## juniper
// alu_top
module alu_top (
    input             clk,
    input      [31:0] A,
    input      [31:0] B,
    input      [3:0]  ALU_Sel,
    output reg [31:0] ALU_Out,
    output reg        Carryout,
    output reg        Overflow
);
clock: 8.07 ns
lec_check: 0
abc_area: 1
cap_margin: 30
cell_pad_in_sites_global_placement: 3
core_aspect_ratio: 1.3
core_margin: 2
core_utilization: 40
cts_cluster_size: 24
hold_slack_margin: 0.02
max_routing_layer: met5
setup_slack_margin: 1.26
slew_margin: 0
tns_end_percent: 100
run.sh (not shown) runs the stock make flow with config.mk's settings and CLKGATE_MAP_FILE=.
juniper completed every stage of the flow, and the final layout passed the timing, design-rule and antenna checks.
What sierra does differently from juniper at the input level:
# juniper
export LEC_CHECK = 0
export ABC_AREA = 1
export CAP_MARGIN = 30
export CELL_PAD_IN_SITES_GLOBAL_PLACEMENT = 3
export CORE_ASPECT_RATIO = 1.3
export CORE_MARGIN = 2
export CORE_UTILIZATION = 40
export CTS_CLUSTER_SIZE = 24
export HOLD_SLACK_MARGIN = 0.02
export MAX_ROUTING_LAYER = met5
export SETUP_SLACK_MARGIN = 1.26
export SLEW_MARGIN = 0
export TNS_END_PERCENT = 100
create_clock -name core_clock -period 8.07 [get_ports {clk}]
# sierra
export LEC_CHECK = 0
export CAP_MARGIN = 20
export CORE_MARGIN = 2
export CORE_UTILIZATION = 40
export CTS_CLUSTER_SIZE = 24
export SLEW_MARGIN = 20
export TNS_END_PERCENT = 10
create_clock -name core_clock -period 9.0 [get_ports {clk}]
### Flow results
Beginning of the critical path = b_q[11]: sierra; beginning of the critical path = b_q[18]: juniper
The global-route wire length before repair of sierra was superior to that of juniper.
sierra — cell area after technology mapping 3100 sq um lower, juniper as reference
Share of the clock period used by the worst path is higher on sierra
[compare] base=juniper new=sierra: tightest slew margin relative to the limit went down by 14 points, utilization went down by 4.6 points.
diff inputs: sierra => quartz
# sierra
export LEC_CHECK = 0
export CAP_MARGIN = 20
export CORE_MARGIN = 2
export CORE_UTILIZATION = 40
export CTS_CLUSTER_SIZE = 24
export SLEW_MARGIN = 20
export TNS_END_PERCENT = 10
create_clock -name core_clock -period 9.0 [get_ports {clk}]
# quartz
export LEC_CHECK = 0
export CAP_MARGIN = 20
export CORE_ASPECT_RATIO = 1.06
export CORE_MARGIN = 2
export CORE_UTILIZATION = 40
export CTS_CLUSTER_DIAMETER = 284
export CTS_CLUSTER_SIZE = 18
export HOLD_SLACK_MARGIN = 0.26
export SLEW_MARGIN = 20
export TNS_END_PERCENT = 40
create_clock -name core_clock -period 9.0 [get_ports {clk}]
Results
[quartz] core utilization rose 0.18 points relative to sierra
quartz vs sierra on count of cells along the worst register-to-register path: quartz is the higher one.
Worst slack on hold paths in quartz is 21 ps lower than in sierra
Looking at origin of the worst setup path, the b_q[11] result is from sierra; the b_q[10] one comes from quartz.
On sequential share of layout area, sierra tracks quartz almost exactly.
Sequential cell count: quartz vs sierra identical
There was hardly any difference in detail-routed net length per standard cell between quartz and sierra.

---

## old
alu_top again, from the RTL that the note above started with.
// alu_top
module alu_top (
    input             clk,
    input      [31:0] A,
    input      [31:0] B,
    input      [3:0]  ALU_Sel,
    output reg [31:0] ALU_Out,
    output reg        Carryout,
    output reg        Overflow
);
reg [31:0] a_q, b_q;
reg [3:0]  sel_q;
wire [31:0] out_d;
wire        carry_d, ovf_d;
ALU u_alu (
    .A(a_q), .B(b_q), .ALU_Sel(sel_q),
    .ALU_Out(out_d), .Carryout(carry_d), .Overflow(ovf_d)
);
always @(posedge clk) begin
    a_q      <= A;
    b_q      <= B;
    sel_q    <= ALU_Sel;
    ALU_Out  <= out_d;
    Carryout <= carry_d;
    Overflow <= ovf_d;
end
endmodule
==> flow/config.mk <==
export PLATFORM = sky130hd
export DESIGN_NAME = alu_top
export DESIGN_NICKNAME = alu_top
export VERILOG_FILES = /design/flow/design.v
export SDC_FILE = /design/flow/constraint.sdc
export NUM_CORES = 4
export LEC_CHECK = 0
export CAP_MARGIN = 10
export CELL_PAD_IN_SITES_GLOBAL_PLACEMENT = 3
export CORE_MARGIN = 2
export CORE_UTILIZATION = 40
export CTS_CLUSTER_SIZE = 24
export HOLD_SLACK_MARGIN = 0.02
export MAX_ROUTING_LAYER = met4
export SLEW_MARGIN = 0
export TNS_END_PERCENT = 100
==> flow/constraint.sdc <==
create_clock -name core_clock -period 8.07 [get_ports {clk}]
set_input_delay 1.6140 -clock core_clock [delete_from_list [all_inputs] [get_ports {clk}]]
set_output_delay 1.6140 -clock core_clock [all_outputs]
set_load 0.01 [all_outputs]
Modified inputs, new compared to old
==> flow/config.mk <==
export PLATFORM = sky130hd
export DESIGN_NAME = alu_top
export DESIGN_NICKNAME = alu_top
export VERILOG_FILES = /design/flow/design.v
export SDC_FILE = /design/flow/constraint.sdc
export NUM_CORES = 4
export LEC_CHECK = 0
export CAP_MARGIN = 20
export CORE_MARGIN = 2
export CORE_UTILIZATION = 72
export PLACE_DENSITY = 0.64
export SLEW_MARGIN = 20
==> flow/constraint.sdc <==
create_clock -name core_clock -period 6.73 [get_ports {clk}]
set_input_delay 1.3460 -clock core_clock [delete_from_list [all_inputs] [get_ports {clk}]]
set_output_delay 1.3460 -clock core_clock [all_outputs]
set_load 0.01 [all_outputs]
Results
- On clock-cell share of area, old and new are basically level.
- Final critical delay including setup and external delays for new: 0.28 ns down relative to old
- From new to old, layout sequential cell count did not move at all.
- The layout from new, despite a flow that completed every stage, fails the layout checks, with the failing checks listed as setup timing.
- Between old and new, the peak fanout along the critical path is higher for old.
- Going from old to new, wire length has increased, wire length of the first global-routing pass down 1700 um, design area up 8.0%.

---

== oak ==
alu_top again, from the RTL that the note above started with.
make LEC_CHECK=0 CAP_MARGIN=20 CORE_MARGIN=2 CORE_UTILIZATION=66 HOLD_SLACK_MARGIN=-0.09 SETUP_SLACK_MARGIN=-0.63 SLEW_MARGIN=20 finish   # period 8.48 ns
### oak -> pine
- SETUP_SLACK_MARGIN removed (was -0.63)
- HOLD_SLACK_MARGIN removed (was -0.09)
- GPL_ROUTABILITY_DRIVEN newly set to 0
- MAX_ROUTING_LAYER newly set to met4
- CORE_UTILIZATION changed from 66 to 40
- the clock period (ns, I/O delays scaled along) changed from 8.48 to 9.0
### Flow results
Comparing pine and oak, the lower combinational share of cell area was measured on pine.
The flop share of the area was comparable across pine and oak.
#### Input delta (birch over pine)
- MAX_ROUTING_LAYER removed (was met4)
- TNS_END_PERCENT newly set to 40
- PLACE_DENSITY newly set to 0.38
- GPL_ROUTABILITY_DRIVEN removed (was 0)
- CTS_CLUSTER_DIAMETER newly set to 284
- CORE_UTILIZATION changed from 40 to 58
- CTS_CLUSTER_SIZE newly set to 98
- CORE_ASPECT_RATIO newly set to 1.06
- HOLD_SLACK_MARGIN newly set to 0.26
Findings:
From pine to birch the numbers moved as follows: signed area change from the synthesized netlist to the final layout moved down, number of well-tap cells placed moved down, setup slack moved up.
Diff pine -> birch | hold slack | decrease of 89 ps
Total of plain and repair buffers excluding clock buffers for birch: 5.7% up relative to pine
Inputs modified between birch and maple:
- TNS_END_PERCENT no longer set, was 40
- CTS_CLUSTER_DIAMETER no longer set, was 284
- PLACE_DENSITY no longer set, was 0.38
- SETUP_SLACK_MARGIN now 1.87, previously not set
- HOLD_SLACK_MARGIN no longer set, was 0.26
- CORE_ASPECT_RATIO no longer set, was 1.06
- CTS_CLUSTER_SIZE no longer set, was 98
- the clock period (ns, I/O delays scaled along) now 6.39, was 9.0
### Flow results
Finished, but not clean: maple, with setup timing. No stage failed in birch, and the final checks on the layout all came back clean. maple vs birch, global router's overall resource usage went up by 2.8 points. Of the two candidates, birch has the better worst slack at placement and maple the worse one. Routed wire in maple totals more than in birch. a_q[16] as the launching instance or port of the critical path was reported by maple, and b_q[8] by birch. Row setup slack: maple lower / birch higher. Looking at birch and maple, the total cell area reported by yosys after synthesis is a wash.

---

alu_top again, from the RTL that the note above started with.
export LEC_CHECK = 0
export CAP_MARGIN = 20
export CORE_MARGIN = 2
export CORE_UTILIZATION = 72
export CTS_CLUSTER_SIZE = 50
export PLACE_DENSITY = 0.64
export SETUP_SLACK_MARGIN = 1.96
export SLEW_MARGIN = 20
create_clock -name core_clock -period 6.73 [get_ports {clk}]
The baseline reached the layout checks and failed them: setup timing.
Edit:
Settings changed: CORE_UTILIZATION 72 to 40, CTS_CLUSTER_SIZE 50 to not set, PLACE_DENSITY 0.64 to not set, SETUP_SLACK_MARGIN 1.96 to not set.
Clock period 6.73 ns to 9.0 ns, I/O delays scaled along.
The changed run completed with no timing, DRC or antenna violations.
Critical path depth drops by 8.
Setup slack gains 1.4 ns.
Non-clock buffer count falls by 440.

---

alu_top again, from the RTL that the note above started with.
## alu_top
module alu_top (
    input             clk,
    input      [31:0] A,
    input      [31:0] B,
    input      [3:0]  ALU_Sel,
    output reg [31:0] ALU_Out,
    output reg        Carryout,
    output reg        Overflow
);
clock: 9.0 ns
lec_check: 0
abc_area: 1
cap_margin: 25
cell_pad_in_sites_detail_placement: 2
core_margin: 2
core_utilization: 40
cts_cluster_size: 27
gpl_routability_driven: 0
gpl_timing_driven: 0
max_routing_layer: met4
min_routing_layer: met2
place_density_lb_addon: 0.22
setup_slack_margin: 0.33
slew_margin: 20
The baseline ended with an error in 5_1_grt on GRT-0116.
Then changed:
- ABC_AREA: 1 -> unset
- CAP_MARGIN: 25 -> 20
- CELL_PAD_IN_SITES_DETAIL_PLACEMENT: 2 -> unset
- CORE_UTILIZATION: 40 -> 33
- CTS_CLUSTER_SIZE: 27 -> unset
- GPL_ROUTABILITY_DRIVEN: 0 -> unset
- GPL_TIMING_DRIVEN: 0 -> unset
- MAX_ROUTING_LAYER: met4 -> unset
- MIN_ROUTING_LAYER: met2 -> unset
- PLACE_DENSITY_LB_ADDON: 0.22 -> unset
- SETUP_SLACK_MARGIN: 0.33 -> unset
- clock period: 9.0 -> 8.62 ns (I/O delays scaled with it)
Effect: Now the flow finished with timing, DRC and antenna clean. Synthesized cell count falls by 26%. Synthesized area falls by 7.4%. Die size rises by 12%.
Then changed:
- CORE_UTILIZATION: 33 -> 68
- CTS_CLUSTER_SIZE: unset -> 100
- clock period: 8.62 -> 6.12 ns (I/O delays scaled with it)
- With this change the flow completed, yet does not pass: negative setup slack
- via count went up by 13%
- register-to-register slack gets worse by 1.5 ns
- non-clock buffer count went up by 450
- sequential share of layout area came out lower by 0.40 points
- die size is lower by 51%
- fmax went up by about 13%
- utilization increases by 48 points
- final area grows by 12%
- wire length went up by about 13%
- global-route usage climbs by 25 points
Then changed:
- CORE_UTILIZATION: 68 -> 40
- CTS_CLUSTER_SIZE: 100 -> unset
- SETUP_SLACK_MARGIN: unset -> 1.26
- clock period: 6.12 -> 8.62 ns (I/O delays scaled with it)
Outcome: This time the run ran to the end with no violations. Setup slack improves by 2.3 ns. Routed wire length falls by 4.5%. Via count falls by 8.5%. First-iteration DRC count falls by 28%. Die size rises by 69%. Utilization falls by 37 points. Hold slack degrades by 0.10 ns.

---

The RTL this note starts from:
==> flow/design.v <==
module ALU (A, B, ALU_Sel, ALU_Out, Carryout, Overflow);
parameter ADD  = 0;
parameter SUB  = 1;
parameter MUL_HIGH = 2;
parameter MUL_LOW = 3;
input [31:0] A;
input [31:0] B;
input [3:0] ALU_Sel;
output [31:0] ALU_Out;
output Carryout;
output Overflow;
reg[31:0] ALU_32Result;
reg[63:0] ALU_64Result;
always @(*)
begin
    ALU_32Result = 32'h00000000;
    ALU_64Result = 64'h0000000000000000;
    case(ALU_Sel)
        ADD:        ALU_32Result = A + B;
        SUB:        ALU_32Result = A - B;
        MUL_HIGH:	ALU_64Result = A * B;
        MUL_LOW:	ALU_64Result = A * B;
        default:
        begin
            ALU_32Result = 32'h00000000;
            ALU_64Result = 64'h0000000000000000;
        end
    endcase
end
assign ALU_Out = (ALU_Sel == MUL_LOW)? ALU_64Result[31:0]: (ALU_Sel == MUL_HIGH)? ALU_64Result[63:32]:ALU_32Result[31:0];
assign Carryout = 1'b0;
assign Overflow = 1'b0;
endmodule
module alu_top (
    input             clk,
    input      [31:0] A,
    input      [31:0] B,
    input      [3:0]  ALU_Sel,
    output reg [31:0] ALU_Out,
    output reg        Carryout,
    output reg        Overflow
);
reg [31:0] a_q, b_q;
reg [3:0]  sel_q;
wire [31:0] out_d;
wire        carry_d, ovf_d;
ALU u_alu (
    .A(a_q), .B(b_q), .ALU_Sel(sel_q),
    .ALU_Out(out_d), .Carryout(carry_d), .Overflow(ovf_d)
);
always @(posedge clk) begin
    a_q      <= A;
    b_q      <= B;
    sel_q    <= ALU_Sel;
    ALU_Out  <= out_d;
    Carryout <= carry_d;
    Overflow <= ovf_d;
end
endmodule
export LEC_CHECK = 0
export CAP_MARGIN = 10
export CELL_PAD_IN_SITES_GLOBAL_PLACEMENT = 3
export CORE_MARGIN = 2
export CORE_UTILIZATION = 40
export CTS_CLUSTER_SIZE = 24
export HOLD_SLACK_MARGIN = 0.02
export MAX_ROUTING_LAYER = met4
export SLEW_MARGIN = 20
export TNS_END_PERCENT = 10
create_clock -name core_clock -period 8.07 [get_ports {clk}]
Then changed:
Settings changed: CAP_MARGIN 10 to 20, CELL_PAD_IN_SITES_GLOBAL_PLACEMENT 3 to not set, CORE_UTILIZATION 40 to 72, CTS_CLUSTER_SIZE 24 to not set, HOLD_SLACK_MARGIN 0.02 to not set, MAX_ROUTING_LAYER met4 to not set, PLACE_DENSITY set to 0.65, TNS_END_PERCENT 10 to not set.
Clock period 8.07 ns to 6.23 ns, I/O delays scaled along.
=> This time the run finished with setup timing left; final area increases by about 8%; register-to-register slack degrades by 1.7 ns; count of clock-buffer cells in the layout decreases by 2; die size decreases by 44%; core utilization increases by 43 points; setup slack degrades by 1.7 ns.
Then changed:
Settings changed: CTS_CLUSTER_SIZE set to 50, PLACE_DENSITY 0.65 to 0.64, SETUP_SLACK_MARGIN set to 1.99.
Clock period 6.23 ns to 6.73 ns, I/O delays scaled along.
What happened: The changed run reached the layout checks and failed them: setup timing. First-iteration DRC count goes down by 12%. Design area went up by 0.48%. Routed wire length is lower by 2.8%.
Then changed:
Settings changed: CTS_CLUSTER_SIZE 50 to 53, HOLD_SLACK_MARGIN set to -0.1, SETUP_SLACK_MARGIN 1.99 to not set.
Clock period 6.73 ns to 6.23 ns, I/O delays scaled along.
Outcome:
- The changed run ran to the end with violations: setup timing
- synthesized area stays the same
- worst setup slack degrades by 0.60 ns
- wire length is higher by 2.9%

---

## build 79
// alu_top: RTL as listed in full above, without the edits since
Settings: LEC_CHECK=0, CAP_MARGIN=15, CORE_ASPECT_RATIO=1.03, CORE_MARGIN=2, CORE_UTILIZATION=72, CTS_CLUSTER_SIZE=51, GPL_ROUTABILITY_DRIVEN=1, HOLD_SLACK_MARGIN=-0.04, MIN_ROUTING_LAYER=met1, PLACE_DENSITY=0.64, SETUP_SLACK_MARGIN=1.75, SLEW_MARGIN=20, TNS_END_PERCENT=75; clock period 6.67 ns.
Although it ran to completion, build 79 produced a layout that fails the final checks because of setup timing.
## Diff of input files: build 75 against build 79
--- a/flow/config.mk
+++ b/flow/config.mk
@@ -10,10 +10,8 @@
 export CORE_MARGIN = 2
 export CORE_UTILIZATION = 72
-export CTS_CLUSTER_SIZE = 51
 export GPL_ROUTABILITY_DRIVEN = 1
-export HOLD_SLACK_MARGIN = -0.04
+export HOLD_SLACK_MARGIN = -0.09
 export MIN_ROUTING_LAYER = met1
 export PLACE_DENSITY = 0.64
-export SETUP_SLACK_MARGIN = 1.75
 export SLEW_MARGIN = 20
-export TNS_END_PERCENT = 75
+export TNS_END_PERCENT = 15
==> flow/constraint.sdc <==
create_clock -name core_clock -period 6.72 [get_ports {clk}]
set_input_delay 1.3440 -clock core_clock [delete_from_list [all_inputs] [get_ports {clk}]]
set_output_delay 1.3440 -clock core_clock [all_outputs]
set_load 0.01 [all_outputs]
Findings:
NOTE: number of antenna cells inserted in build 75 falls short of that of build 79
Build 75 vs. build 79: final standard cell area without fillers saw a decrease; routed wire length on met3 went down 36%; register-to-register slack went up by 310 ps.
[flow] build 75 | stages: complete | final checks: fail | reason: setup timing
Re cell area after synthesis: no difference whatsoever between build 79 and build 75.
Here is what was changed in the inputs of build 52 compared with build 75.
--- a/flow/config.mk
+++ b/flow/config.mk
@@ -11,7 +11,7 @@
 export CORE_UTILIZATION = 72
 export GPL_ROUTABILITY_DRIVEN = 1
-export HOLD_SLACK_MARGIN = -0.09
+export HOLD_SLACK_MARGIN = -0.04
 export MIN_ROUTING_LAYER = met1
 export PLACE_DENSITY = 0.64
 export SLEW_MARGIN = 20
-export TNS_END_PERCENT = 15
+export TNS_END_PERCENT = 75
==> flow/constraint.sdc <==
create_clock -name core_clock -period 6.67 [get_ports {clk}]
set_input_delay 1.3340 -clock core_clock [delete_from_list [all_inputs] [get_ports {clk}]]
set_output_delay 1.3340 -clock core_clock [all_outputs]
set_load 0.01 [all_outputs]
Build 52 ran in full, but the layout does not pass; the checks complain about setup timing. For the all-layer global routing usage, build 52 came in 2.0 points higher than build 75 did. Build 52 against build 75; first-pass GRT wire length is up by a few percent. Side by side, global-route track usage on met2 turned out higher in build 52 than in build 75. Looking at register-to-register setup slack, build 52 sits below build 75. Of build 52 and build 75, the higher via count of the first global-routing pass belongs to build 52. A end point of the critical path of ALU_Out[31]$_DFF_P_ is what build 75 shows, while ALU_Out[26]$_DFF_P_ belongs to build 52.
[inputs] build 43 vs build 52
--- a/flow/config.mk
+++ b/flow/config.mk
@@ -10,8 +10,10 @@
 export CORE_MARGIN = 2
 export CORE_UTILIZATION = 72
+export CTS_CLUSTER_SIZE = 50
 export GPL_ROUTABILITY_DRIVEN = 1
 export HOLD_SLACK_MARGIN = -0.04
 export MIN_ROUTING_LAYER = met1
 export PLACE_DENSITY = 0.64
+export SETUP_SLACK_MARGIN = -0.21
 export SLEW_MARGIN = 20
 export TNS_END_PERCENT = 75
==> comparison <==
As for a clean layout from build 52 and build 43, there is none. [build 43] flow finished | final checks: failed | reasons: setup timing. Going from build 52 to build 43, clock skew held, core utilization increased 0.43 points, wire length of the first global-routing pass fell by 2.1%. Build 43 vs build 52: count of cells along the worst register-to-register path down by more than a quarter. Compared with build 52, build 43 shows a lower global-route met3 utilization. [compare] base=build 52 new=build 43: die size stayed essentially flat, number of antenna violations at the first check in global routing rose by 1, non-clock buffer count fell by 0.78%, worst relative slew slack fell by 5.2 points.
Input changes introduced in build 5 (baseline for comparison: build 43):
==> flow/config.mk <==
export PLATFORM = sky130hd
export DESIGN_NAME = alu_top
export DESIGN_NICKNAME = alu_top
export VERILOG_FILES = /design/flow/design.v
export SDC_FILE = /design/flow/constraint.sdc
export NUM_CORES = 4
export LEC_CHECK = 0
export CAP_MARGIN = 20
export CORE_MARGIN = 2
export CORE_UTILIZATION = 72
export CTS_CLUSTER_SIZE = 50
export HOLD_SLACK_MARGIN = -0.07
export PLACE_DENSITY = 0.64
export SLEW_MARGIN = 20
==> flow/constraint.sdc <==
create_clock -name core_clock -period 6.73 [get_ports {clk}]
set_input_delay 1.3460 -clock core_clock [delete_from_list [all_inputs] [get_ports {clk}]]
set_output_delay 1.3460 -clock core_clock [all_outputs]
set_load 0.01 [all_outputs]
==> comparison <==
Of the runs build 5 and build 43, none of them finished clean.
Layout checks on build 43: not met. Flow itself completed; violations: setup timing.
Comparing build 5 with build 43, the CTS buffer count came out essentially unchanged.
Relative to build 43, build 5 improves post-route minimum period.
Higher cell row count goes to build 43 over build 5.
Diff build 5 and build 43: detailed route wirelength on metal2 lower in build 5
Sort build 5 and build 43 by clock tree buffer count of the final layout asc -> top: build 43
